$ cat flow/config.mk
export PLATFORM = sky130hd
export DESIGN_NAME = cpu
export DESIGN_NICKNAME = cpu
export VERILOG_FILES = /design/flow/design.v
export SDC_FILE = /design/flow/constraint.sdc
export NUM_CORES = 4
export LEC_CHECK = 0
export ABC_AREA = 0
export CAP_MARGIN = 30
export CELL_PAD_IN_SITES_DETAIL_PLACEMENT = 0
export CELL_PAD_IN_SITES_GLOBAL_PLACEMENT = 0
export CORE_ASPECT_RATIO = 0.85
export CORE_MARGIN = 7
export CORE_UTILIZATION = 33
export CTS_CLUSTER_DIAMETER = 363
export CTS_CLUSTER_SIZE = 26
export GPL_TIMING_DRIVEN = 0
export HOLD_SLACK_MARGIN = 0.13
export MIN_ROUTING_LAYER = met2
export SETUP_SLACK_MARGIN = 2.74
export SLEW_MARGIN = 20
$ cat flow/constraint.sdc
create_clock -name core_clock -period 9.7 [get_ports {clk}]
set_input_delay 1.9400 -clock core_clock [delete_from_list [all_inputs] [get_ports {clk}]]
set_output_delay 1.9400 -clock core_clock [all_outputs]
set_load 0.01 [all_outputs]
$ cat flow/design.v
module cpu(clk,reset,s,load,in,out,N,V,Z,w);
  input clk, reset, s, load;
  input [15:0] in;
  output [15:0] out;
  output N, V, Z, w;
  wire [15:0] instruction_out;
  wire loada,loadb,loads,loadc,write,asel,bsel;
  wire [2:0] status;
  wire [1:0] op, ALUop, shift, vsel;
  wire [2:0] opcode, readnum, writenum, nsel;  
  wire [15:0] sximm5, sximm8; 
  wire [15:0] mdata = 16'b0;
  wire [7:0] PC = 8'b0;
  vDFFE #(16) instruct_reg(clk, load , in, instruction_out);  
  instruct_decoder decoder(   .instruction_out(instruction_out),
			        .nsel(nsel),
				.opcode(opcode),
				.op(op),
				.ALUop(ALUop),
				.sximm5(sximm5),
				.sximm8(sximm8),
				.shift(shift),
				.readnum(readnum),
				.writenum(writenum)
  );
  FSM state_machine(    .clk(clk),
			.reset(reset),
			.s(s),
			.w(w),
			.opcode(opcode),
			.op(op),
			.nsel(nsel),
			.loada(loada),
			.loadb(loadb),
			.loadc(loadc),
			.loads(loads),
			.vsel(vsel),
			.write(write),
			.asel(asel),
			.bsel(bsel)
  );
  datapath DP(          .clk(clk),
			.readnum(readnum),
			.writenum(writenum),
			.write(write),
			.vsel(vsel),
			.loada(loada),
			.loadb(loadb),
			.loadc(loadc),
			.loads(loads),
			.shift(shift),
			.ALUop(ALUop),
			.asel(asel),
			.bsel(bsel),
			.mdata(mdata),
			.status(status),
			.C(out),
			.sximm8(sximm8),
			.sximm5(sximm5),
			.PC(PC)
  );	
  assign N = status[0];
  assign V = status[1]; 
  assign Z = status[2];  
endmodule
module instruct_decoder( instruction_out, 
			 nsel, 
			 opcode,
			 op,
			 ALUop, 
			 sximm5, 
			 sximm8, 
			 shift,
			 readnum,
			 writenum );
  input [15:0] instruction_out;
  input [2:0] nsel;
  output [2:0] opcode;
  output reg [2:0] readnum, writenum;
  output [1:0] shift, ALUop, op;
  output [15:0] sximm5, sximm8;
  wire [2:0] Rn, Rd, Rm;
  wire [4:0] imm5;
  wire [7:0] imm8;
  setval retval(instruction_out,opcode,op,ALUop,imm5,imm8,shift,Rn,Rd,Rm);
  assign sximm5 = imm5[4] ? {11'b11111111111,imm5}:{11'b00000000000,imm5}; 
  assign sximm8 = imm8[7] ? {8'b11111111,imm8}:{8'b00000000,imm8};
  always @(*) 
    case(nsel)
      3'b001: {readnum,writenum} = {Rn,Rn};  
      3'b010: {readnum,writenum} = {Rd,Rd};  
      3'b100: {readnum,writenum} = {Rm,Rm};  
      default: {readnum,writenum} = 6'bx;  
    endcase
endmodule
module setval(instruction_out,opcode,op,ALUop,imm5,imm8,shift,Rn,Rd,Rm);
  input [15:0] instruction_out;
  output reg [2:0] opcode,Rn,Rd,Rm;
  output reg [1:0] op, ALUop, shift;
  output reg [4:0] imm5;
  output reg [7:0] imm8;
  always @(*) begin 
    casex(instruction_out)
	{5'b11010,11'bx}: {opcode,op,ALUop,Rn,imm8,imm5,Rd,shift,Rm} = {instruction_out[15:13],2'b10,2'b0,instruction_out[10:8],instruction_out[7:0],
						5'b0,3'b0,2'b0,3'b0}; 
	{8'b11000000,8'bx}: {opcode,op,ALUop,Rn,imm8,imm5,Rd,shift,Rm} = {instruction_out[15:13],2'b0,2'b0,3'b0,8'b0,5'b0, instruction_out[7:5],
						instruction_out[4:3],instruction_out[2:0]}; 
	{5'b10100,11'bx}: {opcode,op,ALUop,Rn,imm8,imm5,Rd,shift,Rm} = {instruction_out[15:13],2'b0,2'b0,instruction_out[10:8],
						8'b0,5'b0,instruction_out[7:5],instruction_out[4:3],instruction_out[2:0]}; 
	{5'b10101,11'bx}: {opcode,op,ALUop,Rn,imm8,imm5,Rd,shift,Rm} = {instruction_out[15:13],2'b01,2'b01,instruction_out[10:8],
						8'b0,5'b0,3'b0, instruction_out[4:3], instruction_out[2:0]}; 
 	{5'b10110,11'bx}: {opcode,op,ALUop,Rn,imm8,imm5,Rd,shift,Rm} = {instruction_out[15:13],2'b10,2'b10,instruction_out[10:8],
						8'b0,5'b0,instruction_out[7:5],instruction_out[4:3],instruction_out[2:0]}; 
	{5'b10111,11'bx}: {opcode,op,ALUop,Rn,imm8,imm5,Rd,shift,Rm} = {instruction_out[15:13],2'b11,2'b11,3'b0,
						8'b0,5'b0,instruction_out[7:5],instruction_out[4:3],instruction_out[2:0]}; 
	default: {opcode,op,ALUop,Rn,imm8,imm5,Rd,shift,Rm} = {3'bx,2'bx,2'bx,3'bx,8'bx,5'bx,3'bx,2'bx,3'bx};  
    endcase
end
endmodule
module datapath(clk, readnum, vsel, loada, loadb, shift, asel, bsel,
		ALUop, loadc, loads, writenum, write, mdata, 
		status, C, sximm8, PC, sximm5);
  input clk, loada, loadb, loadc, loads, asel, bsel, write;
  input [1:0] vsel;
  input [1:0] shift, ALUop; 
  input [2:0] writenum, readnum;  
  input [15:0] mdata, sximm8, sximm5;
  input [7:0] PC;
  output wire [2:0] status;
  output wire [15:0] C;
  reg [15:0] data_in;
  wire [15:0] muxa, muxb, aout, bout, bout_shift, data_out, ALUout;
  wire [2:0] status_out;
  always @(*)
    case(vsel)
      2'b00: data_in = C;
      2'b01: data_in = {8'b0,PC};
      2'b10: data_in = sximm8;
      2'b11: data_in = mdata;
    endcase
  regfile REGFILE( .clk(clk), 
           		.write(write),
			.writenum(writenum),
			.readnum(readnum),
			.data_in(data_in),
			.data_out(data_out)
  );
  vDFFE #(16) reg_a(clk, loada, data_out, aout);
  vDFFE #(16) reg_b(clk, loadb, data_out, bout); 
  vDFFE #(16) reg_c(clk, loadc, ALUout, C);
  vDFFE #(3) status_block(.clk(clk), .en(loads), .in(status_out), .out(status));
  shifter shift_b(shift, bout, bout_shift);
  assign muxa = asel ? 16'b0:aout;
  assign muxb = bsel ? sximm5:bout_shift;
  alu ALU( .ALUop(ALUop), .Ain(muxa), .Bin(muxb), .out(ALUout), .status(status_out));
endmodule 
module regfile(clk,write,writenum,readnum,data_in,data_out);
  input clk,write;
  input [2:0] writenum, readnum;
  input [15:0] data_in;
  output [15:0] data_out;
  wire [7:0] readout, writeout;
  wire [15:0] R7, R6, R5, R4, R3, R2, R1, R0;
  dec #(3,8) read_num(readnum, readout);
  dec #(3,8) write_num(writenum, writeout);
  vDFFE #(16) write_reg0(clk, (write & writeout[0]), data_in, R0);
  vDFFE #(16) write_reg1(clk, (write & writeout[1]), data_in, R1);
  vDFFE #(16) write_reg2(clk, (write & writeout[2]), data_in, R2);
  vDFFE #(16) write_reg3(clk, (write & writeout[3]), data_in, R3);
  vDFFE #(16) write_reg4(clk, (write & writeout[4]), data_in, R4);
  vDFFE #(16) write_reg5(clk, (write & writeout[5]), data_in, R5);
  vDFFE #(16) write_reg6(clk, (write & writeout[6]), data_in, R6);
  vDFFE #(16) write_reg7(clk, (write & writeout[7]), data_in, R7);
  mux8 #(16) read_mux(R7, R6, R5, R4, R3, R2, R1, R0, readout, data_out);
endmodule
module dec(a,b);
  parameter n = 2;
  parameter m = 4;
  input [n-1:0] a;
  output [m-1:0] b;
  wire[m-1:0] b = 1<<a;
endmodule 
module vDFFE(clk,en,in,out);
  parameter n = 3;
  input clk, en;
  input [n-1:0] in;
  output reg [n-1:0] out;
  wire [n-1:0] nextout;
  assign nextout = en ? in:out;
  always @(posedge clk)
    out <= nextout;
  endmodule 
module mux8(r7, r6, r5, r4, r3, r2, r1, r0, s, b);
  parameter k = 1;
  input [k-1:0] r7, r6, r5, r4, r3, r2, r1, r0;
  input [7:0] s;
  output [k-1:0] b;
  wire [k-1:0] b = ({k{s[0]}} & r0) |
		   ({k{s[1]}} & r1) |    
		   ({k{s[2]}} & r2) |
		   ({k{s[3]}} & r3) | 
		   ({k{s[4]}} & r4) |
		   ({k{s[5]}} & r5) |
		   ({k{s[6]}} & r6) |
		   ({k{s[7]}} & r7) ;
endmodule
module shifter(shift,bin,out);
input [15:0] bin;
input [1:0] shift;
output reg [15:0] out;  
  always @(*) begin
    case(shift) 
      2'b01: out = bin << 1;  
      2'b10: out = bin >> 1;  
      2'b11: out = $signed(bin) >>> 1;  
      default: out = bin;  
    endcase 
  end 
endmodule 
module alu(ALUop,Ain,Bin,out,status);
  input [1:0] ALUop; 
  input [15:0] Ain, Bin;
  output reg [15:0] out;
  output [2:0] status;
  wire ovf;
  wire [15:0] sout;
  Addsub #(16) a(Ain, Bin, 1'b1, sout, ovf);
  assign status[2] = ((out == 16'b0) ? 1'b1:1'b0);  
  assign status[1] = ovf;  
  assign status[0] = out[15];  
  always @(*) begin
    case (ALUop)
      2'b00: out = Ain + Bin;
      2'b01: out = Ain - Bin; 
      2'b10: out = Ain & Bin;
      2'b11: out = ~Bin;
      default: out = 16'bx;
    endcase	
  end
endmodule
module Addsub(a,b,sub,s,ovf);
  parameter n = 8;
  input [n-1:0] a, b;  
  input sub ;  
  output [n-1:0] s;
  output ovf;   
  wire c1, c2;
  assign ovf = c1 ^ c2;  
  Adder1 #(n-1) ai(a[n-2:0],b[n-2:0]^{n-1{sub}},sub,c1,s[n-2:0]);
  Adder1 #(1) as(a[n-1],b[n-1]^sub,c1,c2,s[n-1]);
endmodule 
module Adder1(a,b,cin,cout,s);
  parameter n = 8;
  input [n-1:0] a, b;
  input cin ;
  output [n-1:0] s;
  output cout;
  assign {cout, s} = a + b + cin;
endmodule
module FSM(clk, reset, s, w, opcode, op, nsel,loada,loadb,loadc,vsel,write,loads,asel,bsel);
  input clk, reset, s;
  input [2:0] opcode;
  input [1:0] op;
  output w;
  output reg [2:0] nsel;
  output reg loada,loadb,loadc,loads,write,asel,bsel;
  output reg [1:0] vsel;
  wire [2:0] state;
  reg load_s;
  reg [2:0] next_state;
  assign w = load_s ? 1'b0:1'b1;  
  assign state =  reset ? 3'b000:next_state;
  always @(posedge clk) begin
    casex({reset,w,s,opcode,op,state})
	11'b1xxxxxxxxxx: {load_s, nsel, next_state,loada,loadb,loadc,vsel,write,loads,asel,bsel} 
				<= {1'b0,3'b000,3'b000,1'b0,1'b0,1'b0,2'b00,1'b0,1'b0,1'b0,1'b0};  
	{8'bx10xxxxx,3'b000}: {load_s,nsel,next_state,loada,loadb,loadc,vsel,write,loads,asel,bsel}
				<= {1'b0,3'b000,3'b000,1'b0,1'b0,1'b0,2'b00,1'b0,1'b0,1'b0,1'b0};  
	{8'bx1111010,3'b000}: {load_s, nsel, next_state,loada,loadb,loadc,vsel,write,loads,asel,bsel} 
				<= {1'b1,3'b001,3'b001,1'b0,1'b0,1'b0,2'b10,1'b1,1'b0,1'b0,1'b0};  
	{8'b00x11010,3'b001}: {load_s, nsel, next_state,loada,loadb,loadc,vsel,write,loads,asel,bsel} 
				<= {1'b0,3'b000,3'b000,1'b0,1'b0,1'b0,2'b00,1'b0,1'b0,1'b0,1'b0};  
        {8'b01111000,3'b000}: {load_s, nsel, next_state,loada,loadb,loadc,vsel,write,loads,asel,bsel} 
				<= {1'b1,3'b100,3'b001,1'b0,1'b1,1'b0,2'b10,1'b0,1'b0,1'b0,1'b0};  
	{8'b00x11000,3'b001}: {load_s,nsel,next_state,loada,loadb,loadc,vsel,write,loads,asel,bsel}
				<= {1'b1,3'b000,3'b010,1'b0,1'b0,1'b1,2'b00,1'b0,1'b0,1'b1,1'b0};  
	{8'b00x11000,3'b010}: {load_s,nsel,next_state,loada,loadb,loadc,vsel,write,loads,asel,bsel}
				<= {1'b1,3'b010,3'b011,1'b0,1'b0,1'b0,2'b00,1'b1,1'b0,1'b0,1'b0};  
	{8'b00x11000,3'b011}: {load_s,nsel,next_state,loada,loadb,loadc,vsel,write,loads,asel,bsel}
				<= {1'b0,3'b000,3'b000,1'b0,1'b0,1'b0,2'b00,1'b0,1'b0,1'b0,1'b0};  
	{8'b01110100,3'b000}: {load_s,nsel,next_state,loada,loadb,loadc,vsel,write,loads,asel,bsel}
				<= {1'b1,3'b001,3'b001,1'b1,1'b0,1'b0,2'b10,1'b0,1'b0,1'b0,1'b0};  
	{8'b00x10100,3'b001}: {load_s,nsel,next_state,loada,loadb,loadc,vsel,write,loads,asel,bsel}
				<= {1'b1,3'b100,3'b010,1'b0,1'b1,1'b0,2'b10,1'b0,1'b0,1'b0,1'b0};  
	{8'b00x10100,3'b010}: {load_s,nsel,next_state,loada,loadb,loadc,vsel,write,loads,asel,bsel}
				<= {1'b1,3'b000,3'b011,1'b0,1'b0,1'b1,2'b00,1'b0,1'b0,1'b0,1'b0};  
	{8'b00x10100,3'b011}: {load_s,nsel,next_state,loada,loadb,loadc,vsel,write,loads,asel,bsel}
				<= {1'b1,3'b010,3'b100,1'b0,1'b0,1'b0,2'b00,1'b1,1'b0,1'b0,1'b0};  
	{8'b00x10100,3'b100}: {load_s,nsel,next_state,loada,loadb,loadc,vsel,write,loads,asel,bsel}
				<= {1'b0,3'b000,3'b000,1'b0,1'b0,1'b0,2'b00,1'b0,1'b0,1'b0,1'b0};  
	{8'b01110101,3'b000}: {load_s,nsel,next_state,loada,loadb,loadc,vsel,write,loads,asel,bsel}
				<= {1'b1,3'b001,3'b001,1'b1,1'b0,1'b0,2'b10,1'b0,1'b0,1'b0,1'b0};  
	{8'b00x10101,3'b001}: {load_s,nsel,next_state,loada,loadb,loadc,vsel,write,loads,asel,bsel}
				<= {1'b1,3'b100,3'b010,1'b0,1'b1,1'b0,2'b10,1'b0,1'b0,1'b0,1'b0};  
	{8'b00x10101,3'b010}: {load_s,nsel,next_state,loada,loadb,loadc,vsel,write,loads,asel,bsel}
				<= {1'b1,3'b000,3'b011,1'b0,1'b0,1'b0,2'b00,1'b0,1'b1,1'b0,1'b0};  
   	{8'b00x10101,3'b011}: {load_s,nsel,next_state,loada,loadb,loadc,vsel,write,loads,asel,bsel}
				<= {1'b0,3'b000,3'b000,1'b0,1'b0,1'b0,2'b00,1'b0,1'b0,1'b0,1'b0};  
	{8'b01110110,3'b000}: {load_s,nsel,next_state,loada,loadb,loadc,vsel,write,loads,asel,bsel}
				<= {1'b1,3'b001,3'b001,1'b1,1'b0,1'b0,2'b10,1'b0,1'b0,1'b0,1'b0};  
	{8'b00x10110,3'b001}: {load_s,nsel,next_state,loada,loadb,loadc,vsel,write,loads,asel,bsel}
				<= {1'b1,3'b100,3'b010,1'b0,1'b1,1'b0,2'b10,1'b0,1'b0,1'b0,1'b0};  
	{8'b00x10110,3'b010}: {load_s,nsel,next_state,loada,loadb,loadc,vsel,write,loads,asel,bsel}
				<= {1'b1,3'b000,3'b011,1'b0,1'b0,1'b1,2'b00,1'b0,1'b0,1'b0,1'b0};  
	{8'b00x10110,3'b011}: {load_s,nsel,next_state,loada,loadb,loadc,vsel,write,loads,asel,bsel}
				<= {1'b1,3'b010,3'b100,1'b0,1'b0,1'b0,2'b00,1'b1,1'b0,1'b0,1'b0};  
	{8'b00x10110,3'b100}: {load_s,nsel,next_state,loada,loadb,loadc,vsel,write,loads,asel,bsel}
				<= {1'b0,3'b000,3'b000,1'b0,1'b0,1'b0,2'b00,1'b0,1'b0,1'b0,1'b0};  
	{8'b01110111,3'b000}: {load_s,nsel,next_state,loada,loadb,loadc,vsel,write,loads,asel,bsel}
				<= {1'b1,3'b100,3'b001,1'b0,1'b1,1'b0,2'b10,1'b0,1'b0,1'b1,1'b0};  
	{8'b00x10111,3'b001}: {load_s,nsel,next_state,loada,loadb,loadc,vsel,write,loads,asel,bsel}
				<= {1'b1,3'b000,3'b010,1'b0,1'b0,1'b1,2'b00,1'b0,1'b0,1'b1,1'b0};  
	{8'b00x10111,3'b010}: {load_s,nsel,next_state,loada,loadb,loadc,vsel,write,loads,asel,bsel}
				<= {1'b1,3'b010,3'b011,1'b0,1'b0,1'b0,2'b00,1'b1,1'b0,1'b0,1'b0};  
	{8'b00x10111,3'b011}: {load_s,nsel,next_state,loada,loadb,loadc,vsel,write,loads,asel,bsel}
				<= {1'b0,3'b000,3'b000,1'b0,1'b0,1'b0,2'b00,1'b0,1'b0,1'b0,1'b0};  
	default: {load_s,nsel,next_state,loada,loadb,loadc,vsel,write,loads,asel,bsel}
				<= {1'b0,3'b000,3'b000,1'b0,1'b0,1'b0,2'b00,1'b0,1'b0,1'b0,1'b0};  
   endcase
  end
endmodule 
$ cat flow/run.sh
#!/bin/bash
# the make line also repeats each setting of config.mk as NAME=value (left out here)
make -C /OpenROAD-flow-scripts/flow DESIGN_CONFIG=/design/flow/config.mk WORK_HOME=/design/flow/orfs CLKGATE_MAP_FILE= finish
==> impl_metrics.tcl, run 1 <==
# place-and-route summary
set metrics [dict create \
    firstDrtPassIters 8 \
    clk_path_buf_depth 3 \
    p_comb_mw 0.264 \
    antenna_found_initial 0 \
    endpoint "DP.status_block.out[2]" \
    critPathArrivalTime_ns 5.66 \
    cts_root_buf "clkbuf_16" \
    finalClockSkew_ns 0.0219 \
    wl_um 28400 \
    tightest_slew_ns 1.00 \
    ys_sh_aoi_pct 13.7 \
    cts_setup_buffers 0 \
    xor_area_share_pct 2.39 \
    rrSetupSlack_ns 4.32 \
    max_freq_mhz 186 \
    grt_max_degree 28 \
    grt_pass1_wl_um 42300 \
    async_flop_share_pct 0 \
    ys_cells 876 \
    synth_cells 876 \
    track_usage_pct 23.0 \
    avgSynthCellArea_um2 11.7 \
    io_buffers 39 \
    clkSinkCount 208 \
    p_int_mw 1.29 \
    powerClk_mw 0.484 \
    ys_sh_mux_pct 1.42 \
    path_depth 20 \
    synth_nets 943 \
    required_ns 9.97 \
    drtIter0Drc 2087 \
    seq_area_frac_synth_pct 59.7 \
    cp_top_family "simple AND/OR/NAND/NOR gates" \
    maxCapViolations 0 \
    h-tree-depth 1 \
    final_area_um2 11600 \
    period_minus_slack_ns 5.38 \
    cts_resized 0 \
    whs_path_depth 0 \
    hold_buffers 0 \
    hp-start "state_machine.loads" \
    synth_chip_area_um2 10200 \
    synth_top_cell_by_area "edfxtp_1" \
    yosys_warnings 8 \
    vdd_drop_max_v 0.0000774 \
    fillers 2995 \
    timing.final.ws_setup_ns 4.32 \
    top_cell "edfxtp_1" \
    core_um2 30600 \
    hp-class "flip-flop to flip-flop" \
    cp_common_cell "buf_6" \
    nNetsFinal 1016 \
    worstRegToRegCells 20 \
    cp_slowest_stage_delay_ns 0.60 \
    outcome "no timing/DRC/antenna violations" \
    top_cells_by_area "edfxtp_1, ha_1, nand2_1, o21ai_0, a21oi_1" \
    path_max_fanout 10 \
    synth_area_um2 10200 \
    power_frac_clock_pct 27.6 \
    crit_start "instruct_reg.out[8]" \
    crit_chain "nor3_2, a31oi_1, buf_6, buf_6, buf_6, o21ai_0, and2_1, ha_1, nand2_1, o21ai_0, fa_1, nor2b_1, o31a_1, a211oi_1, a31oi_1, o21ai_1, or4_1, nor3_1, nand4b_1, a2111oi_2" \
    power.density_nw_per_um2 151 \
    grt.overflow.total 0 \
    topCombFamilyByArea "AND-OR/OR-AND gates" \
    fin_crit_sh_pct 55.5 \
    final_core_util_pct 38.0 \
    drv_slew 0 \
    critPathKind "flip-flop to flip-flop" \
    die.size.y_um 176 \
    worst_hold_path.endpoint "DP.status_block.out[1]" \
    p_sw_mw 0.461 \
    die-area_um2 36200 \
    clkLatencyLatePin_ns 0.48 \
    num_rows 59 \
    place_ws_ns 4.58 \
    start_kind "flip-flop" \
    warnings 41 \
    synth.top_cells.by_count "edfxtp_1, nand2_1, o21ai_0" \
    cts_tree "built" \
    top_area_share_pct 57.2 \
    maxPowerGroup "registers" \
    ant_nets 0 \
    slew_headroom_pct 32.6 \
    initCoreUtil_pct 33.5 \
    edf_count 195 \
    synth_adder_area_share_pct 5.81 \
    ys_types 74 \
    rr_startpoint "instruct_reg.out[8]" \
    slowest_stage "or4_1" \
    switching_share_pct 26.3 \
    rr_endpoint "DP.status_block.out[2]" \
    viasPerCell 7.22 \
    cts_buffers 11 \
    syn_to_final_growth_pct 13.4 \
    finalSetupViolCount 0 \
    power_frac_comb_pct 15.0 \
    ff_type "edfxtp_1" \
    clk_pin_slew_ns 0.10 \
    p_seq_mw 1.00 \
    hold_viol_final 0 \
    vias 9739 \
    wl_per_cell_um 21.0 \
    leakage_nw 4.06 \
    dp_hpwl_um 20300 \
    postPlaceCellArea_um2 11300 \
    pin_count 40 \
    grt_pass1_vias 10585 \
    die_x_um 205 \
    drc 0 \
    tns_ns 0 \
    critPathCaptureType "flip-flop" \
    ys_ff 208 \
    routabilityCongestion 0.885 \
    simple_gate_area_share_pct 13.5 \
    path_buffers 3 \
    p_seq_share_pct 57.3 \
    rsz0062_at_grt "false" \
]
stage by stage:
stage | total power [mW] | hold WS, ns | cells
2_1_floorplan | 1.18 | 0.461 | 876
3_5_place_dp | 1.27 | 0.488 | 1324
3_3_place_gp | 1.26 | 0.486 | 1311
5_1_grt | 1.81 | 0.539 | 1346
6_report | 1.75 | 0.518 | 1348
4_1_cts | 1.74 | 0.508 | 1338
routing by layer:
metal  part of all wire, %  track usage (%)  up-vias  wire length [um]
li1                      -                -     3353                 -
met1                     0                -     3358                 0
met2                    49             27.0     2719             13800
met3                    42             31.9      293             12000
met4                   7.6             3.24       16              2160
met5                   1.4             10.2        -               389
cell type report:
cell class              instances  area (um2)  area share [%]
clock buffers                  14         287            2.47
flip-flops and latches        208        6120            52.7
diodes                          2        5.00          0.0431
plain buffers                  40         198            1.70
well taps                     396         495            4.27
repair buffers                 60         546            4.70
multi-input cells             586        3810            32.8
inverters                      42         158            1.36
==> inputs of run 2 (changes only) <==
- CAP_MARGIN: 30 -> 20
- CELL_PAD_IN_SITES_GLOBAL_PLACEMENT: 0 -> unset
- CORE_ASPECT_RATIO: 0.85 -> unset
- CORE_MARGIN: 7 -> 2
- CORE_UTILIZATION: 33 -> 72
- CTS_CLUSTER_DIAMETER: 363 -> 334
- CTS_CLUSTER_SIZE: 26 -> 14
- GPL_TIMING_DRIVEN: 0 -> unset
- HOLD_SLACK_MARGIN: 0.13 -> unset
- MIN_ROUTING_LAYER: met2 -> met1
- PLACE_DENSITY_LB_ADDON: unset -> 0.04
- SETUP_SLACK_MARGIN: 2.74 -> -0.02
- clock period: 9.7 -> 4.14 ns (I/O delays scaled with it)
==> run 2 against run 1 <==
Now fails the layout checks on setup timing. Clock power went up to 3.4 times the previous value. Sequential power rose by 140%. Maximum frequency rose by 20%. Synthesized cell count stayed put. Utilization increased by 52 points. Largest power group unchanged. Critical endpoint unchanged. Flip-flop count unchanged. Final area grew 7.6%. Routed wire length increased by 16%. Synthesized area unchanged. Die size is 58% lower. Register-to-register slack got worse by 4.6 ns.
==> impl_metrics.tcl, run 2 <==
# place-and-route summary
set metrics [dict create \
    num_rows 43 \
    cts_tree "built" \
    grt_pass1_vias 8343 \
    met2_wirelength_um 15500 \
    pin_count 40 \
    crit_start "instruct_reg.out[8]" \
    max_freq_mhz 224 \
    top_layer_used "met4" \
    clk_pin_slew_ns 0.09 \
    initCoreUtil_pct 73.8 \
    ant_nets 0 \
    cp_common_cell "a21oi_2" \
    antenna_found_initial 0 \
    yosys_warnings 8 \
    ys_types 74 \
    path_buffers 3 \
    m1WireLength_um 11000 \
    p_sw_mw 1.25 \
    critPathArrivalTime_ns 4.79 \
    critPathKind "flip-flop to flip-flop" \
    cp_top_family "AND-OR/OR-AND gates" \
    hold_viol_final 0 \
    place_ws_ns -0.295 \
    syn_to_final_growth_pct 22.0 \
    outcome "failed layout checks" \
    vias 8711 \
    crit_chain "nor3_4, a31oi_4, buf_6, o21ai_2, nor2b_4, inv_2, nor4_4, a21oi_2, xnor2_1, ha_2, o21a_1, o2111ai_2, buf_4, a31oi_2, o21ai_2, a21oi_2, xor2_1, nor2_1, a21oi_2, or2_4, a2111oi_4" \
    grt_max_degree 33 \
    ys_cells 876 \
    edf_count 195 \
    io_buffers 39 \
    ys_sh_mux_pct 1.42 \
    timing.final.ws_setup_ns -0.328 \
    power_frac_comb_pct 16.8 \
    hp-start "state_machine.next_state[1]" \
    synth_adder_area_share_pct 5.81 \
    core_um2 13900 \
    endpoint "DP.status_block.out[2]" \
    drc 0 \
    rr_endpoint "DP.status_block.out[2]" \
    synth_cells 876 \
    nNetsFinal 1083 \
    ff_type "edfxtp_1" \
    die.size.y_um 123 \
    rsz0062_at_grt "true" \
    h-tree-depth 1 \
    async_flop_share_pct 0 \
    ys_sh_aoi_pct 13.7 \
    rrSetupSlack_ns -0.33 \
    top_area_share_pct 57.2 \
    synth_chip_area_um2 10200 \
    rr_startpoint "instruct_reg.out[8]" \
    critPathCaptureType "flip-flop" \
    power_frac_clock_pct 34.0 \
    hold_ws_ns 0.528 \
    track_usage_pct 43.2 \
    seq_area_frac_synth_pct 59.7 \
    power_mw 4.79 \
    start_kind "flip-flop" \
    warnings 43 \
    die-area_um2 15200 \
    path_depth 21 \
    hp-class "flip-flop to flip-flop" \
    simple_gate_area_share_pct 13.5 \
    maxPowerGroup "registers" \
    final_core_util_pct 90.0 \
    whs_path_depth 2 \
    synth_top_cell_by_area "edfxtp_1" \
    period_minus_slack_ns 4.47 \
    slowest_stage "edfxtp_1" \
    leakage_nw 4.64 \
    top_cell "edfxtp_1" \
    routabilityCongestion 0.968 \
    wl_per_cell_um 27.2 \
    p_comb_mw 0.802 \
    xor_area_share_pct 2.39 \
    tightest_slew_ns 1.14 \
    synth_nets 943 \
    clkLatencyLatePin_ns 0.50 \
    powerClk_mw 1.63 \
    p_seq_mw 2.36 \
    cp_slowest_stage_delay_ns 0.44 \
    top_cells_by_area "edfxtp_1, ha_1, nand2_1, o21ai_0, a21oi_1" \
    wl_um 32900 \
    fin_crit_sh_pct 108 \
    failed_checks "setup timing" \
    maxCapViolations 0 \
    worst_hold_path.endpoint "state_machine.next_state[2]" \
    worstRegToRegCells 21 \
    comb_area_um2 4130 \
    drtIter0Drc 1568 \
    p_seq_share_pct 49.2 \
    firstDrtPassIters 8 \
    finalSetupViolCount 6 \
    num_antenna_cells 0 \
    vdd_drop_max_v 0.000402 \
    topCombFamilyByArea "AND-OR/OR-AND gates" \
    grt.overflow.total 0 \
    cts_root_buf "clkbuf_16" \
    p_int_mw 3.53 \
    ys_ff 208 \
    power.density_nw_per_um2 383 \
    finalClockSkew_ns 0.0234 \
    viasPerCell 7.21 \
    die_x_um 123 \
    required_ns 4.46 \
    synth.top_cells.by_count "edfxtp_1, nand2_1, o21ai_0" \
    synth_area_um2 10200 \
    route.met3.wl_um 4050 \
    switching_share_pct 26.2 \
    fillers 512 \
    cts_buffers 18 \
    path_max_fanout 6 \
    drv_slew 0 \
    clk_path_buf_depth 3 \
    dp_hpwl_um 19200 \
    seq_area_um2 6120 \
    slew_headroom_pct 24.3 \
    clkSinkCount 208 \
    avgSynthCellArea_um2 11.7 \
    grt_pass1_wl_um 48100 \
]
[run 2: area by class of cell]
type	count	area share, %
sequential	208	48.9
clock buffer	32	4.28
inverter	42	1.26
multi-input combinational	587	33.1
timing repair buffer	159	10.6
tap	180	1.80
[run 2: per-layer routing]
layer | vias up | global-route usage, %
met1 | 4036 | 55.1
li1 | 3521 | -
met4 | 0 | 20.5
met2 | 922 | 71.8
met5 | - | 0
met3 | 232 | 8.35
[run 2: timing repair]
item,in CTS,in global routing
gates cloned,1,0
pin swaps,38,32
setup endpoints to repair,1,11
gates resized,34,34
setup buffers,18,9
hold buffers,0,0
[run 2: stage by stage]
step / instance area (um2) / TNS [ns] / cells
floorplan: 10300 / -0.00871 / 876
finish: 12500 / -0.725 / 1208
detailed placement: 11500 / -0.295 / 1151
CTS: 12300 / -0.124 / 1202
global route: 12500 / -1.80 / 1208
global placement: 11500 / -0.173 / 1151
==> inputs of run 3 (changes only) <==
- ABC_AREA: 0 -> unset
- CELL_PAD_IN_SITES_DETAIL_PLACEMENT: 0 -> unset
- CORE_UTILIZATION: 72 -> 65
- CTS_CLUSTER_DIAMETER: 334 -> unset
- CTS_CLUSTER_SIZE: 14 -> unset
- MIN_ROUTING_LAYER: met1 -> unset
- PLACE_DENSITY_LB_ADDON: 0.04 -> unset
- SETUP_SLACK_MARGIN: -0.02 -> unset
- clock period: 4.14 -> 3.17 ns (I/O delays scaled with it)
==> run 3 against run 2 <==
Still fails the layout checks on setup timing. Utilization decreased by 3.2 points. Critical path depth decreased by 1. Final area increased by 6.3%. Cell count increased by 7.2%. Synthesized cell count unchanged. Synthesized area unchanged. Routed wire length decreased by 8.9%.
==> impl_metrics.tcl, run 3 <==
# place-and-route summary
set metrics [dict create \
    synth_nets 943 \
    failed_checks "setup timing" \
    top_cells_by_area "edfxtp_1, ha_1, nand2_1, o21ai_0, a21oi_1" \
    critPathArrivalTime_ns 4.56 \
    fillers 722 \
    path_max_fanout 5 \
    cts_buffers 21 \
    cp_common_cell "buf_4" \
    vdd_drop_max_v 0.000704 \
    synth_adder_area_share_pct 5.81 \
    finalClockSkew_ns 0.0121 \
    place_ws_ns -1.06 \
    powerClk_mw 2.30 \
    switching_share_pct 26.0 \
    hold_viol_final 0 \
    io_buffers 39 \
    die.size.y_um 130 \
    outcome "failed layout checks" \
    worst_hold_path.endpoint "DP.status_block.out[0]" \
    cp_top_family "AND-OR/OR-AND gates" \
    maxPowerGroup "registers" \
    grt_pass1_vias 8018 \
    drv_slew 0 \
    ys_sh_mux_pct 1.42 \
    rr_endpoint "DP.status_block.out[2]" \
    top_cell "edfxtp_1" \
    crit_chain "and3b_2, buf_4, a31o_4, buf_4, o221ai_4, ha_4, nor2_2, xnor2_1, ha_1, nor2b_4, o31a_1, buf_4, o21ba_4, o21ai_4, a21oi_2, a21oi_2, xor2_1, o21ai_2, or2_4, a2111oi_4" \
    grt.overflow.total 0 \
    top_area_share_pct 57.2 \
    rr_startpoint "instruct_reg.out[14]" \
    clk_path_buf_depth 3 \
    rsz0062_at_grt "true" \
    max_freq_mhz 235 \
    track_usage_pct 33.6 \
    rrSetupSlack_ns -1.08 \
    num_rows 45 \
    grt_max_degree 33 \
    hp-start "state_machine.loads" \
    slew_headroom_pct 22.6 \
    wl_per_cell_um 23.1 \
    xor_area_share_pct 2.39 \
    leakage_nw 5.03 \
    ff_type "edfxtp_1" \
    ys_types 74 \
    critPathCaptureType "flip-flop" \
    num_antenna_cells 0 \
    worstRegToRegCells 20 \
    firstDrtPassIters 6 \
    finalSetupViolCount 21 \
    ant_nets 0 \
    p_seq_share_pct 47.3 \
    hp-class "flip-flop to flip-flop" \
    start_kind "flip-flop" \
    topCombFamilyByArea "AND-OR/OR-AND gates" \
    power_frac_comb_pct 17.2 \
    whs_path_depth 0 \
    simple_gate_area_share_pct 13.5 \
    endpoint "DP.status_block.out[2]" \
    pin_count 40 \
    cts_tree "built" \
    p_comb_mw 1.12 \
    period_minus_slack_ns 4.25 \
    power.density_nw_per_um2 489 \
    slowest_stage "edfxtp_1" \
    async_flop_share_pct 0 \
    die-area_um2 16800 \
    maxCapViolations 0 \
    h-tree-depth 1 \
    cp_slowest_stage_delay_ns 0.40 \
    core_um2 15300 \
    nNetsFinal 1139 \
    dp_hpwl_um 18900 \
    synth_top_cell_by_area "edfxtp_1" \
    clkLatencyLatePin_ns 0.50 \
    wl_um 29900 \
    synth_area_um2 10200 \
    seq_area_frac_synth_pct 59.7 \
    tns_ns -10.0 \
    clk_pin_slew_ns 0.06 \
    p_int_mw 4.81 \
    crit_start "instruct_reg.out[14]" \
    synth_cells 876 \
    drc 0 \
    viasPerCell 6.34 \
    timing.final.ws_setup_ns -1.08 \
    hold_buffers 0 \
    critPathKind "flip-flop to flip-flop" \
    syn_to_final_growth_pct 29.7 \
    power_frac_clock_pct 35.5 \
    cts_root_buf "clkbuf_16" \
    required_ns 3.48 \
    path_depth 20 \
    synth_chip_area_um2 10200 \
    edf_count 195 \
    die_x_um 130 \
    yosys_warnings 8 \
    avgSynthCellArea_um2 11.7 \
    routabilityCongestion 0.927 \
    ys_ff 208 \
    ys_sh_aoi_pct 13.7 \
    clkSinkCount 208 \
    p_seq_mw 3.07 \
    warnings 46 \
    vias 8204 \
    p_sw_mw 1.69 \
    drtIter0Drc 984 \
    tightest_slew_ns 1.15 \
    grt_pass1_wl_um 42800 \
    initCoreUtil_pct 66.9 \
    fin_crit_sh_pct 134 \
    antenna_found_initial 0 \
    path_buffers 3 \
    synth.top_cells.by_count "edfxtp_1, nand2_1, o21ai_0" \
    ys_cells 876 \
]
[run 3: per-stage QoR]
step,instance area [um2],utilization [%],cells,power [mW],hold slack [ns]
final,13300,86.8,1295,6.50,0.524
after CTS,12900,84.4,1280,6.34,0.530
after global placement,12200,79.6,1243,4.04,0.479
after floorplan,10400,-,876,3.65,0.461
after detailed placement,12200,79.6,1243,4.07,0.497
after global routing,13300,86.8,1295,6.64,0.549
[run 3: final cells by class]
type | instances | area (um2) | area share [%]
clock buffers | 28 | 572 | 4.30
clock inverters | 7 | 38.8 | 0.292
inverters | 42 | 158 | 1.19
multi-input cells | 587 | 4290 | 32.3
flip-flops and latches | 208 | 6120 | 46.0
well taps | 211 | 264 | 1.99
repair buffers | 212 | 1850 | 13.9
[run 3: timing repair]
item                       4_1_cts  5_1_grt
buffers inserted                 1       13
resized                         21       62
pin swaps                        7       32
gates cloned                     1        1
setup endpoints to repair       49      142
[run 3: per-layer routing]
layer | global-route usage (%) | vias up | routed length [um]
met5 | 0 | - | 0
met4 | 11.5 | 0 | 1030
met3 | 4.17 | 107 | 2540
met2 | 58.4 | 536 | 15200
met1 | 44.5 | 3932 | 11200
li1 | - | 3629 | -
==> inputs of run 4 (changes only) <==
- ABC_AREA: unset -> 0
- CORE_UTILIZATION: 65 -> 23
- CTS_CLUSTER_DIAMETER: unset -> 65
- MAX_ROUTING_LAYER: unset -> met5
- PLACE_DENSITY: unset -> 0.57
- SETUP_SLACK_MARGIN: unset -> 0.1
- TNS_END_PERCENT: unset -> 25
- clock period: 3.17 -> 3.61 ns (I/O delays scaled with it)
==> run 4 against run 3 <==
Still fails the layout checks on setup timing. Cell count increased by 29%. Register-to-register slack improved by 0.44 ns. Power decreased by 11%. Sequential share of layout area decreased by 1.2 points. Synthesized cell count unchanged. Combinational power decreased by about 20%. Critical path type unchanged. Critical endpoint unchanged. Largest cell class unchanged. Largest power group unchanged.
==> impl_metrics.tcl, run 4 <==
# place-and-route summary
set metrics [dict create \
    clkSinkCount 208 \
    hp-class "flip-flop to flip-flop" \
    p_comb_mw 0.899 \
    viasPerCell 4.44 \
    placedCellCount 1607 \
    antenna_found_initial 0 \
    die-area_um2 46200 \
    initCoreUtil_pct 23.2 \
    powerClk_mw 2.16 \
    required_ns 3.93 \
    vdd_drop_max_v 0.000288 \
    p_int_mw 4.33 \
    m1WireLength_um 12100 \
    warnings 44 \
    seq_area_frac_synth_pct 59.7 \
    num_rows 77 \
    synth_chip_area_um2 10200 \
    met2_wirelength_um 13700 \
    critPathArrivalTime_ns 4.56 \
    place_ws_ns -0.676 \
    die.size.y_um 215 \
    track_usage_pct 11.6 \
    num_antenna_cells 0 \
    synth_nets 943 \
    period_minus_slack_ns 4.25 \
    ff_type "edfxtp_1" \
    final_core_util_pct 30.9 \
    failed_checks "setup timing" \
    p_sw_mw 1.43 \
    rr_startpoint "instruct_reg.out[10]" \
    outcome "failed layout checks" \
    synth_area_um2 10200 \
    wl_um 27400 \
    ant_nets 0 \
    grt.overflow.total 0 \
    postPlaceCellArea_um2 12400 \
    cp_slowest_stage_delay_ns 0.43 \
    fin_crit_sh_pct 118 \
    cts_buffers 23 \
    wl_per_cell_um 16.4 \
    rsz0062_at_grt "true" \
    async_flop_share_pct 0 \
    power_frac_clock_pct 37.5 \
    ys_cells 876 \
    critPathKind "flip-flop to flip-flop" \
    stdcell_count 1670 \
    grt_max_degree 33 \
    power_frac_comb_pct 15.6 \
    clk_pin_slew_ns 0.06 \
    yosys_warnings 8 \
    final_area_um2 13600 \
    die_x_um 215 \
    route.met3.wl_um 1110 \
    cts_tree "built" \
    topCombFamilyByArea "AND-OR/OR-AND gates" \
    path_depth 19 \
    p_seq_mw 2.70 \
    synth_cells 876 \
    slew_headroom_pct 30.1 \
    syn_to_final_growth_pct 33.1 \
    routabilityCongestion 0.843 \
    hold_viol_final 0 \
    finalClockSkew_ns 0.0139 \
    clkLatencyLatePin_ns 0.51 \
    top_area_share_pct 57.2 \
    rrSetupSlack_ns -0.64 \
    drv_slew 0 \
    hold_buffers 0 \
    hp-start "state_machine.next_state[1]" \
    path_max_fanout 8 \
    ys_types 74 \
    xor_area_share_pct 2.39 \
    edf_count 195 \
    start_kind "flip-flop" \
    critPathCaptureType "flip-flop" \
    switching_share_pct 24.9 \
    drc 0 \
    ys_ff 208 \
    h-tree-depth 1 \
    core_um2 44100 \
    finalSetupViolCount 11 \
    synth_adder_area_share_pct 5.81 \
    worst_hold_path.endpoint "state_machine.next_state[2]" \
    path_buffers 3 \
    grt_pass1_wl_um 42300 \
    power.density_nw_per_um2 422 \
    rr_endpoint "DP.status_block.out[2]" \
    pin_count 40 \
    worstRegToRegCells 19 \
    maxPowerGroup "registers" \
    drtIter0Drc 439 \
    clk_path_buf_depth 3 \
    firstDrtPassIters 4 \
    synth_top_cell_by_area "edfxtp_1" \
    crit_chain "nor3_4, buf_6, a31oi_4, buf_6, o21ai_4, nand3_4, nor4_4, buf_4, a21oi_4, xnor2_2, ha_4, o21a_1, o2111ai_2, o21ba_4, or3_1, a31o_2, nor3_2, nand4b_1, a2111oi_4" \
    ys_sh_aoi_pct 13.7 \
    top_cell "edfxtp_1" \
    slowest_stage "edfxtp_1" \
    dp_hpwl_um 20000 \
    crit_start "instruct_reg.out[10]" \
    cp_top_family "AND-OR/OR-AND gates" \
    maxCapViolations 0 \
    cts_root_buf "clkbuf_16" \
    nNetsFinal 1130 \
    max_freq_mhz 235 \
    ys_sh_mux_pct 1.42 \
    leakage_nw 4.98 \
    timing.final.ws_setup_ns -0.639 \
    power_mw 5.76 \
    tightest_slew_ns 1.04 \
    avgSynthCellArea_um2 11.7 \
    io_buffers 39 \
    p_seq_share_pct 46.9 \
    synth.top_cells.by_count "edfxtp_1, nand2_1, o21ai_0" \
    top_cells_by_area "edfxtp_1, ha_1, nand2_1, o21ai_0, a21oi_1" \
    cp_common_cell "buf_6" \
    endpoint "DP.status_block.out[2]" \
    whs_path_depth 2 \
    simple_gate_area_share_pct 13.5 \
    vias 7422 \
    top_layer_used "met4" \
    grt_pass1_vias 7346 \
]
==> run 4: final cells by class <==
type / instances / area [um2]
timing repair buffer: 201 / 1670
clock buffer: 26 / 587
fill: 4485 / 30500
multi-input combinational: 587 / 4260
inverter: 42 / 158
sequential: 208 / 6120
clock inverter: 14 / 98.8
tap: 592 / 741
==> run 4: metrics by stage <==
| step | hold WS [ns] | setup TNS, ns |
|---|---|---|
| floorplan | 0.461 | -5.85 |
| global placement | 0.498 | -3.89 |
| detailed placement | 0.489 | -4.38 |
| CTS | 0.499 | -3.24 |
| global route | 0.532 | -5.86 |
| finish | 0.513 | -3.57 |
==> run 4: timing repair <==
action / in CTS / in global routing
buffers inserted: 12 / 10
pin swaps: 42 / 43
setup endpoints to repair: 14 / 28
gates resized: 33 / 46
gates cloned: 1 / 0
==> run 4: routing by layer <==
metal / up-vias / track usage, %
li1: 3626 / -
met1: 3606 / 15.1
met2: 148 / 20.4
met3: 42 / 1.30
met4: 0 / 2.99
met5: - / 0
==> inputs of run 5 (changes only) <==
- CELL_PAD_IN_SITES_DETAIL_PLACEMENT: unset -> 0
- CORE_UTILIZATION: 23 -> 67
- CTS_CLUSTER_DIAMETER: 65 -> 334
- CTS_CLUSTER_SIZE: unset -> 14
- MAX_ROUTING_LAYER: met5 -> unset
- MIN_ROUTING_LAYER: unset -> met1
- PLACE_DENSITY: 0.57 -> unset
- SETUP_SLACK_MARGIN: 0.1 -> -0.02
- TNS_END_PERCENT: 25 -> unset
- clock period: 3.61 -> 3.66 ns (I/O delays scaled with it)
==> run 5 against run 4 <==
The layout still fails its checks (setup timing). Critical path depth did not move. Register-to-register slack better by 0.10 ns. Utilization grew 54 points. Largest cell class unchanged. Sequential power shrank 1%. Worst hold slack better by 0.012 ns. Global-route usage up 23 points. Routed wire length rose by 4.2%. Non-clock buffer count shrank 14. Cell count shrank 26%. Die size down 65%.
==> impl_metrics.tcl, run 5 <==
# place-and-route summary
set metrics [dict create \
    outcome "failed layout checks" \
    failed_checks "setup timing" \
    vias 8046 \
    wl_per_cell_um 23.0 \
    edf_count 195 \
    synth_area_um2 10200 \
    timing.final.ws_setup_ns -0.537 \
    path_depth 19 \
    ant_nets 0 \
    topCombFamilyByArea "AND-OR/OR-AND gates" \
    synth_cells 876 \
    cp_top_family "simple AND/OR/NAND/NOR gates" \
    critPathCaptureType "flip-flop" \
    clkSinkCount 208 \
    tns_ns -3.27 \
    stdcell_count 1244 \
    slowest_stage "edfxtp_1" \
    cts_root_buf "clkbuf_16" \
    grt_max_degree 39 \
    grt.overflow.total 0 \
    synth_adder_area_share_pct 5.81 \
    worstRegToRegCells 19 \
    finalSetupViolCount 12 \
    pin_count 40 \
    ys_cells 876 \
    synth_top_cell_by_area "edfxtp_1" \
    ys_sh_mux_pct 1.42 \
    core_um2 15100 \
    grt_pass1_wl_um 43300 \
    async_flop_share_pct 0 \
    crit_start "instruct_reg.out[15]" \
    placedCellCount 1185 \
    clkLatencyLatePin_ns 0.51 \
    powerClk_mw 1.85 \
    seq_area_frac_synth_pct 59.7 \
    vdd_drop_max_v 0.000427 \
    period_minus_slack_ns 4.20 \
    power_frac_comb_pct 16.8 \
    rr_endpoint "DP.status_block.out[2]" \
    rrSetupSlack_ns -0.54 \
    drc 0 \
    viasPerCell 6.47 \
    clk_pin_slew_ns 0.09 \
    maxPowerGroup "registers" \
    slew_headroom_pct 29.4 \
    finalClockSkew_ns 0.0345 \
    die.size.y_um 128 \
    hold_buffers 0 \
    die_x_um 128 \
    switching_share_pct 25.6 \
    warnings 47 \
    grt.met3_usage_pct 3.56 \
    whs_path_depth 2 \
    synth_nets 943 \
    synth.top_cells.by_count "edfxtp_1, nand2_1, o21ai_0" \
    syn_to_final_growth_pct 25.3 \
    avgSynthCellArea_um2 11.7 \
    p_sw_mw 1.39 \
    start_kind "flip-flop" \
    p_comb_mw 0.910 \
    power_frac_clock_pct 34.1 \
    fin_crit_sh_pct 115 \
    ff_type "edfxtp_1" \
    initCoreUtil_pct 67.9 \
    critPathKind "flip-flop to flip-flop" \
    ys_ff 208 \
    firstDrtPassIters 5 \
    io_buffers 39 \
    grt_use_met2_pct 60.3 \
    dp_hpwl_um 18800 \
    wl_um 28600 \
    final_area_um2 12800 \
    grt_pass1_vias 7892 \
    nNetsFinal 1111 \
    required_ns 3.98 \
    endpoint "DP.status_block.out[2]" \
    num_rows 45 \
    rsz0062_at_grt "true" \
    leakage_nw 4.82 \
    top_area_share_pct 57.2 \
    ys_sh_aoi_pct 13.7 \
    grt-busiest-layer "met2" \
    hp-class "flip-flop to flip-flop" \
    cts_buffers 18 \
    yosys_warnings 8 \
    top_cell "edfxtp_1" \
    cp_slowest_stage_delay_ns 0.40 \
    h-tree-depth 1 \
    hold_viol_final 0 \
    simple_gate_area_share_pct 13.5 \
    num_antenna_cells 0 \
    synth_chip_area_um2 10200 \
    hp-start "state_machine.next_state[1]" \
    power_mw 5.42 \
    p_seq_share_pct 49.1 \
    path_max_fanout 6 \
    p_seq_mw 2.66 \
    track_usage_pct 35.0 \
    tightest_slew_ns 1.05 \
    rr_startpoint "instruct_reg.out[15]" \
    crit_chain "and3b_2, a31oi_4, buf_6, o21ai_2, and2_4, ha_4, nor2_4, xnor2_2, ha_1, nor2b_4, o31a_1, buf_6, or2_4, a21oi_2, xor2_1, a22oi_1, nor4_1, nand4b_1, a2111oi_4" \
    routabilityCongestion 0.918 \
    drtIter0Drc 972 \
    maxCapViolations 0 \
    ys_types 74 \
    hold_ws_ns 0.525 \
    cts_tree "built" \
    worst_hold_path.endpoint "state_machine.next_state[2]" \
    antenna_found_initial 1 \
    max_freq_mhz 238 \
    p_int_mw 4.03 \
    die-area_um2 16300 \
    cp_common_cell "buf_6" \
    drv_slew 0 \
    grt_use_met1_pct 47.0 \
    top_cells_by_area "edfxtp_1, ha_1, nand2_1, o21ai_0, a21oi_1" \
    clk_path_buf_depth 3 \
    power.density_nw_per_um2 422 \
    critPathArrivalTime_ns 4.52 \
    postPlaceCellArea_um2 11800 \
    path_buffers 2 \
    xor_area_share_pct 2.39 \
]
run 5: routing by layer:
layer | wire (um) | share of wire, % | vias to the layer above
met5 | 10 | 0.035 | -
met4 | 1020 | 3.6 | 2
met3 | 2410 | 8.4 | 96
met2 | 14200 | 50 | 494
met1 | 10900 | 38 | 3880
li1 | - | - | 3574
run 5: final cells by class:
type	count	area, um2
clock buffer	32	534
sequential	208	6120
inverter	42	158
fill	773	2250
timing repair buffer	187	1560
multi-input combinational	587	4230
tap	188	235
run 5: what timing repair did:
action	4_1_cts	5_1_grt
endpoints found under the setup margin	12	32
cloned	1	0
resized	40	44
buffers inserted	11	15
pin swaps	39	28
hold endpoints to repair	0	0
run 5: per-stage QoR:
stage / setup WS [ns] / utilization [%]
finish: -0.537 / 85.1
global route: -0.761 / 85.1
CTS: -0.438 / 83.2
detailed placement: -0.668 / 78.0
global placement: -0.530 / 78.0
floorplan: -0.340 / -
==> inputs of run 6 (changes only) <==
- ABC_AREA: 0 -> unset
- CELL_PAD_IN_SITES_DETAIL_PLACEMENT: 0 -> unset
- CORE_ASPECT_RATIO: unset -> 0.89
- CORE_UTILIZATION: 67 -> 68
- CTS_CLUSTER_DIAMETER: 334 -> 216
- CTS_CLUSTER_SIZE: 14 -> 15
- MIN_ROUTING_LAYER: met1 -> unset
- SETUP_SLACK_MARGIN: -0.02 -> unset
- clock period: 3.66 -> 2.77 ns (I/O delays scaled with it)
==> run 6 against run 5 <==
The run now fails in global routing (5_1_grt). Synthesized area unchanged. Synthesized cell count did not move. Die size fell by 1.4%.
==> impl_metrics.tcl, run 6 <==
# yosys + openroad results
set metrics [dict create \
    seq_area_frac_synth_pct 59.7 \
    outcome "aborted with a tool error" \
    ff_type "edfxtp_1" \
    async_flop_share_pct 0 \
    topCombFamilyByArea "AND-OR/OR-AND gates" \
    stop_error "[ERROR GRT-0232] Routing congestion too high. Check the congestion heatmap in the GUI." \
    placedCellCount 1266 \
    synth.top_cells.by_count "edfxtp_1, nand2_1, o21ai_0" \
    track_usage_pct 70.8 \
    grt.overflow.total 11 \
    die-area_um2 16100 \
    io_buffers 39 \
    xor_area_share_pct 2.39 \
    top_area_share_pct 57.2 \
    dp_hpwl_um 22100 \
    synth_area_um2 10200 \
    cts_buffers 17 \
    top_cells_by_area "edfxtp_1, ha_1, nand2_1, o21ai_0, a21oi_1" \
    ys_sh_aoi_pct 13.7 \
    core_um2 14800 \
    clkSinkCount 208 \
    ys_ff 208 \
    synth_nets 943 \
    synth_cells 876 \
    die.size.y_um 120 \
    ys_types 74 \
    initCoreUtil_pct 69.1 \
    h-tree-depth 1 \
    synth_chip_area_um2 10200 \
    die_x_um 134 \
    routabilityCongestion 0.931 \
    yosys_warnings 8 \
    edf_count 195 \
    num_rows 42 \
    haltStage "global routing (5_1_grt)" \
    simple_gate_area_share_pct 13.5 \
    clk_path_buf_depth 3 \
    ys_cells 876 \
    ys_sh_mux_pct 1.42 \
    synth_adder_area_share_pct 5.81 \
    pin_count 40 \
    synth_top_cell_by_area "edfxtp_1" \
    top_cell "edfxtp_1" \
    postPlaceCellArea_um2 12500 \
    cts_root_buf "clkbuf_16" \
    avgSynthCellArea_um2 11.7 \
]
-- run 6: metal layers --
layer | GRT overflow | track usage (%)
met5 | 0 | 22.2
met4 | 6 | 68.4
met3 | 0 | 50.7
met2 | 5 | 89.1
met1 | 0 | 73.5
-- run 6: per-stage QoR --
step,util (%),setup WS [ns]
after floorplan,-,-1.23
after global placement,84.5,-1.44
after CTS,94.8,-1.47
after detailed placement,84.5,-1.61
-- run 6: repair_timing --
item / CTS
endpoints found under the setup margin: 194
buffers inserted: 45
cloned: 3
resized: 162
hold buffers: 0
pin swaps: 73
==> inputs of run 7 (changes only) <==
- ABC_AREA: unset -> 0
- CELL_PAD_IN_SITES_DETAIL_PLACEMENT: unset -> 0
- CELL_PAD_IN_SITES_GLOBAL_PLACEMENT: unset -> 3
- CORE_ASPECT_RATIO: 0.89 -> 0.85
- CORE_MARGIN: 2 -> 8
- CORE_UTILIZATION: 68 -> 64
- CTS_CLUSTER_DIAMETER: 216 -> 363
- CTS_CLUSTER_SIZE: 15 -> 100
- GPL_TIMING_DRIVEN: unset -> 0
- HOLD_SLACK_MARGIN: unset -> 0.21
- MIN_ROUTING_LAYER: unset -> met2
- PLACE_DENSITY_LB_ADDON: unset -> 0.29
- SETUP_SLACK_MARGIN: unset -> -0.02
- clock period: 2.77 -> 4.27 ns (I/O delays scaled with it)
==> run 7 against run 6 <==
The flow stops in global placement without I/O (3_1_place_gp_skip_io). Die size grew 27%. Synthesized cell count is the same. Synthesized area is the same.
==> impl_metrics.tcl, run 7 <==
# yosys + openroad results
set metrics [dict create \
    haltStage "global placement without I/O (3_1_place_gp_skip_io)" \
    core_um2 15600 \
    ys_ff 208 \
    avgSynthCellArea_um2 11.7 \
    synth_nets 943 \
    die-area_um2 20300 \
    seq_area_frac_synth_pct 59.7 \
    yosys_warnings 8 \
    top_cell "edfxtp_1" \
    synth.top_cells.by_count "edfxtp_1, nand2_1, o21ai_0" \
    topCombFamilyByArea "AND-OR/OR-AND gates" \
    outcome "aborted with a tool error" \
    ff_type "edfxtp_1" \
    die_x_um 153 \
    ys_types 74 \
    num_rows 42 \
    synth_area_um2 10200 \
    ys_cells 876 \
    simple_gate_area_share_pct 13.5 \
    synth_top_cell_by_area "edfxtp_1" \
    synth_cells 876 \
    stop_error "[ERROR FLW-0024] Place density exceeds 1.0 (current PLACE_DENSITY_LB_ADDON =  0.29). Please check if the value of  PLACE_DENSITY_LB_ADDON is between 0 and 0.99." \
    async_flop_share_pct 0 \
    ys_sh_aoi_pct 13.7 \
    edf_count 195 \
    synth_chip_area_um2 10200 \
    synth_adder_area_share_pct 5.81 \
    top_cells_by_area "edfxtp_1, ha_1, nand2_1, o21ai_0, a21oi_1" \
    ys_sh_mux_pct 1.42 \
    die.size.y_um 133 \
    xor_area_share_pct 2.39 \
    initCoreUtil_pct 65.6 \
    top_area_share_pct 57.2 \
]
==> inputs of run 8 (changes only) <==
- ABC_AREA: 0 -> unset
- CELL_PAD_IN_SITES_DETAIL_PLACEMENT: 0 -> unset
- CELL_PAD_IN_SITES_GLOBAL_PLACEMENT: 3 -> unset
- CORE_ASPECT_RATIO: 0.85 -> unset
- CORE_MARGIN: 8 -> 2
- CORE_UTILIZATION: 64 -> 72
- CTS_CLUSTER_DIAMETER: 363 -> 202
- CTS_CLUSTER_SIZE: 100 -> 15
- GPL_TIMING_DRIVEN: 0 -> unset
- HOLD_SLACK_MARGIN: 0.21 -> unset
- MIN_ROUTING_LAYER: met2 -> unset
- SETUP_SLACK_MARGIN: -0.02 -> unset
- clock period: 4.27 -> 3.18 ns (I/O delays scaled with it)
==> run 8 against run 7 <==
The run fails in global routing (5_1_grt). Die size down 25%. Synthesized cell count stayed put. Synthesized area unchanged.
==> impl_metrics.tcl, run 8 <==
# yosys + openroad results
set metrics [dict create \
    die_x_um 123 \
    avgSynthCellArea_um2 11.7 \
    ys_ff 208 \
    core_um2 13900 \
    synth_adder_area_share_pct 5.81 \
    h-tree-depth 1 \
    seq_area_frac_synth_pct 59.7 \
    ys_sh_aoi_pct 13.7 \
    die-area_um2 15200 \
    synth_area_um2 10200 \
    ys_types 74 \
    yosys_warnings 8 \
    edf_count 195 \
    ys_cells 876 \
    num_rows 43 \
    cts_buffers 17 \
    clk_path_buf_depth 3 \
    cts_root_buf "clkbuf_16" \
    clkSinkCount 208 \
    xor_area_share_pct 2.39 \
    pin_count 40 \
    top_cell "edfxtp_1" \
    synth.top_cells.by_count "edfxtp_1, nand2_1, o21ai_0" \
    topCombFamilyByArea "AND-OR/OR-AND gates" \
    top_cells_by_area "edfxtp_1, ha_1, nand2_1, o21ai_0, a21oi_1" \
    top_area_share_pct 57.2 \
    stop_error "[ERROR DPL-0038] Utilization greater than 100%, impossible to legalize" \
    place_ws_ns -1.29 \
    die.size.y_um 123 \
    haltStage "global routing (5_1_grt)" \
    synth_chip_area_um2 10200 \
    routabilityCongestion 0.925 \
    dp_hpwl_um 20700 \
    synth_cells 876 \
    io_buffers 39 \
    initCoreUtil_pct 73.8 \
    hold_buffers 0 \
    ff_type "edfxtp_1" \
    async_flop_share_pct 0 \
    simple_gate_area_share_pct 13.5 \
    synth_nets 943 \
    outcome "aborted with a tool error" \
    ys_sh_mux_pct 1.42 \
    synth_top_cell_by_area "edfxtp_1" \
]
==> run 8: per-stage QoR <==
stage | setup TNS [ns] | utilization (%) | instance area, um2 | instances | power [mW]
CTS | -9.18 | 94.3 | 13100 | 1254 | 6.12
floorplan | -5.39 | - | 10400 | 876 | 3.64
global placement | -8.95 | 87.6 | 12200 | 1210 | 4.02
detailed placement | -13.14 | 87.6 | 12200 | 1210 | 4.07
==> run 8: timing repair <==
item                       in CTS
cloned                          3
resized                        66
buffers inserted               14
pin swaps                      42
setup endpoints to repair     108
==> inputs of run 9 (changes only) <==
- ABC_AREA: unset -> 1
- CAP_MARGIN: 20 -> 40
- CORE_UTILIZATION: 72 -> 70
- CTS_CLUSTER_DIAMETER: 202 -> unset
- CTS_CLUSTER_SIZE: 15 -> 32
- HOLD_SLACK_MARGIN: unset -> 0.29
- PLACE_DENSITY_LB_ADDON: 0.29 -> unset
- SETUP_SLACK_MARGIN: unset -> 0.86
- clock period: 3.18 -> 3.02 ns (I/O delays scaled with it)
==> run 9 against run 8 <==
The run fails in clock tree synthesis (4_1_cts). Die size increased by 3.4%. Synthesized cell count rose by 12%. Synthesized area grew 0.68%.
==> impl_metrics.tcl, run 9 <==
# yosys + openroad results
set metrics [dict create \
    yosys_warnings 8 \
    routabilityCongestion 0.941 \
    ys_sh_aoi_pct 8.98 \
    synth_chip_area_um2 10300 \
    synth_nets 1052 \
    initCoreUtil_pct 71.2 \
    seq_area_frac_synth_pct 59.3 \
    async_flop_share_pct 0 \
    xor_area_share_pct 1.53 \
    ff_type "edfxtp_1" \
    synth_top_cell_by_area "edfxtp_1" \
    topCombFamilyByArea "simple AND/OR/NAND/NOR gates" \
    ys_sh_mux_pct 0 \
    io_buffers 39 \
    top_area_share_pct 56.8 \
    stop_error "[ERROR DPL-0033] detailed placement checks failed during check placement." \
    outcome "aborted with a tool error" \
    avgSynthCellArea_um2 10.5 \
    top_cells_by_area "edfxtp_1, nand2_1, ha_1, inv_1, nor2_1" \
    num_rows 44 \
    die.size.y_um 125 \
    haltStage "clock tree synthesis (4_1_cts)" \
    synth.top_cells.by_count "nand2_1, edfxtp_1, inv_1" \
    edf_count 195 \
    ys_cells 985 \
    synth_adder_area_share_pct 5.78 \
    core_um2 14500 \
    placedCellCount 1336 \
    synth_area_um2 10300 \
    ys_ff 208 \
    top_cell "nand2_1" \
    ys_types 52 \
    simple_gate_area_share_pct 18.6 \
    die_x_um 125 \
    die-area_um2 15700 \
    dp_hpwl_um 20300 \
    pin_count 40 \
    synth_cells 985 \
]
-- run 9: through the flow --
step | instance area [um2] | setup slack, ns | setup TNS [ns]
3_3_place_gp | 12200 | -0.827 | -8.08
2_1_floorplan | 10500 | -0.582 | -4.27
3_5_place_dp | 12200 | -0.928 | -9.61
==> inputs of run 10 (changes only) <==
- CAP_MARGIN: 40 -> 20
- CTS_CLUSTER_SIZE: 32 -> 30
- HOLD_SLACK_MARGIN: 0.29 -> 0.3
- PLACE_DENSITY: unset -> 0.35
- SETUP_SLACK_MARGIN: 0.86 -> -0.2
- clock period: 3.02 -> 3.07 ns (I/O delays scaled with it)
==> run 10 against run 9 <==
The layout now fails its checks (setup timing). Synthesized area unchanged. Synthesized cell count unchanged. Die size unchanged.
==> impl_metrics.tcl, run 10 <==
# place-and-route summary
set metrics [dict create \
    outcome "failed layout checks" \
    failed_checks "setup timing" \
    power_frac_comb_pct 14.8 \
    hold_buffers 0 \
    synth_nets 1052 \
    grt_pass1_vias 8923 \
    critPathCaptureType "flip-flop" \
    vias 9371 \
    ff_type "edfxtp_1" \
    grt_pass1_wl_um 49400 \
    powerClk_mw 2.81 \
    ys_sh_mux_pct 0 \
    power.density_nw_per_um2 533 \
    postPlaceCellArea_um2 11900 \
    die.size.y_um 125 \
    place_ws_ns -0.775 \
    routabilityCongestion 0.963 \
    cp_common_cell "nand2_1" \
    clkLatencyLatePin_ns 0.52 \
    top_cells_by_area "edfxtp_1, nand2_1, ha_1, inv_1, nor2_1" \
    power_mw 7.03 \
    top_cell "nand2_1" \
    seq_area_frac_synth_pct 59.3 \
    hp-class "flip-flop to flip-flop" \
    nNetsFinal 1251 \
    synth.top_cells.by_count "nand2_1, edfxtp_1, inv_1" \
    grt_max_degree 25 \
    cp_slowest_stage_delay_ns 0.42 \
    finalClockSkew_ns 0.0293 \
    num_rows 44 \
    ys_types 52 \
    clk_pin_slew_ns 0.06 \
    path_depth 26 \
    switching_share_pct 26.6 \
    cts_root_buf "clkbuf_16" \
    period_minus_slack_ns 3.97 \
    yosys_warnings 8 \
    synth_top_cell_by_area "edfxtp_1" \
    final_core_util_pct 91.0 \
    drv_slew 0 \
    worstRegToRegCells 26 \
    track_usage_pct 41.2 \
    critPathKind "flip-flop to flip-flop" \
    p_comb_mw 1.04 \
    pin_count 40 \
    dp_hpwl_um 18900 \
    firstDrtPassIters 8 \
    clk_path_buf_depth 3 \
    xor_area_share_pct 1.53 \
    edf_count 195 \
    io_buffers 39 \
    tightest_slew_ns 1.24 \
    async_flop_share_pct 0 \
    maxCapViolations 0 \
    cp_top_family "simple AND/OR/NAND/NOR gates" \
    finalSetupViolCount 48 \
    ant_nets 0 \
    drtIter0Drc 1580 \
    hp-start "state_machine.loads" \
    final_area_um2 13200 \
    synth_chip_area_um2 10300 \
    hold_ws_ns 0.505 \
    slowest_stage "edfxtp_1" \
    avgSynthCellArea_um2 10.5 \
    num_antenna_cells 0 \
    cts_tree "built" \
    viasPerCell 6.78 \
    leakage_nw 5.57 \
    synth_area_um2 10300 \
    ys_sh_aoi_pct 8.98 \
    endpoint "DP.status_block.out[2]" \
    ys_cells 985 \
    p_seq_share_pct 45.1 \
    worst_hold_path.endpoint "DP.status_block.out[2]" \
    fin_crit_sh_pct 129 \
    rr_startpoint "instruct_reg.out[13]" \
    grt.overflow.total 0 \
    h-tree-depth 1 \
    whs_path_depth 0 \
    antenna_found_initial 0 \
    maxPowerGroup "registers" \
    critPathArrivalTime_ns 4.23 \
    initCoreUtil_pct 71.2 \
    fillers 522 \
    cts_buffers 21 \
    topCombFamilyByArea "simple AND/OR/NAND/NOR gates" \
    placedCellCount 1319 \
    drc 0 \
    crit_start "instruct_reg.out[13]" \
    p_seq_mw 3.17 \
    hold_viol_final 0 \
    tns_ns -16.99 \
    stdcell_count 1383 \
    rsz0062_at_grt "true" \
    warnings 47 \
    clkSinkCount 208 \
    p_int_mw 5.16 \
    wl_per_cell_um 25.8 \
    power_frac_clock_pct 40.0 \
    rr_endpoint "DP.status_block.out[2]" \
    p_sw_mw 1.87 \
    top_area_share_pct 56.8 \
    max_freq_mhz 252 \
    synth_adder_area_share_pct 5.78 \
    wl_um 35700 \
    syn_to_final_growth_pct 27.8 \
    die-area_um2 15700 \
    synth_cells 985 \
    slew_headroom_pct 16.5 \
    ys_ff 208 \
    rrSetupSlack_ns -0.90 \
    timing.final.ws_setup_ns -0.899 \
    core_um2 14500 \
    start_kind "flip-flop" \
    required_ns 3.33 \
    vdd_drop_max_v 0.000874 \
    path_buffers 5 \
    path_max_fanout 7 \
    simple_gate_area_share_pct 18.6 \
    die_x_um 125 \
]
## run 10: layout make-up
type | instances | area [um2] | share of cell area [%]
Sequential cell | 208 | 6120 | 46.4
Multi-Input combinational cell | 627 | 4010 | 30.4
Timing Repair Buffer | 194 | 1610 | 12.2
Clock buffer | 24 | 537 | 4.07
Inverter | 132 | 498 | 3.78
Tap cell | 184 | 230 | 1.75
Clock inverter | 14 | 173 | 1.31
## run 10: timing repair
item,CTS,global route
setup buffers,16,11
resized,57,38
pin swaps,37,16
endpoints found under the setup margin,16,34
## run 10: per-layer routing
| layer | track usage, % | part of all wire (%) |
|---|---|---|
| met1 | 50.9 | 32 |
| met2 | 67.9 | 45 |
| met3 | 7.74 | 13 |
| met4 | 24.9 | 9.1 |
| met5 | 0 | 0 |
No activity file was given, so power comes from the tool's default toggle rates.
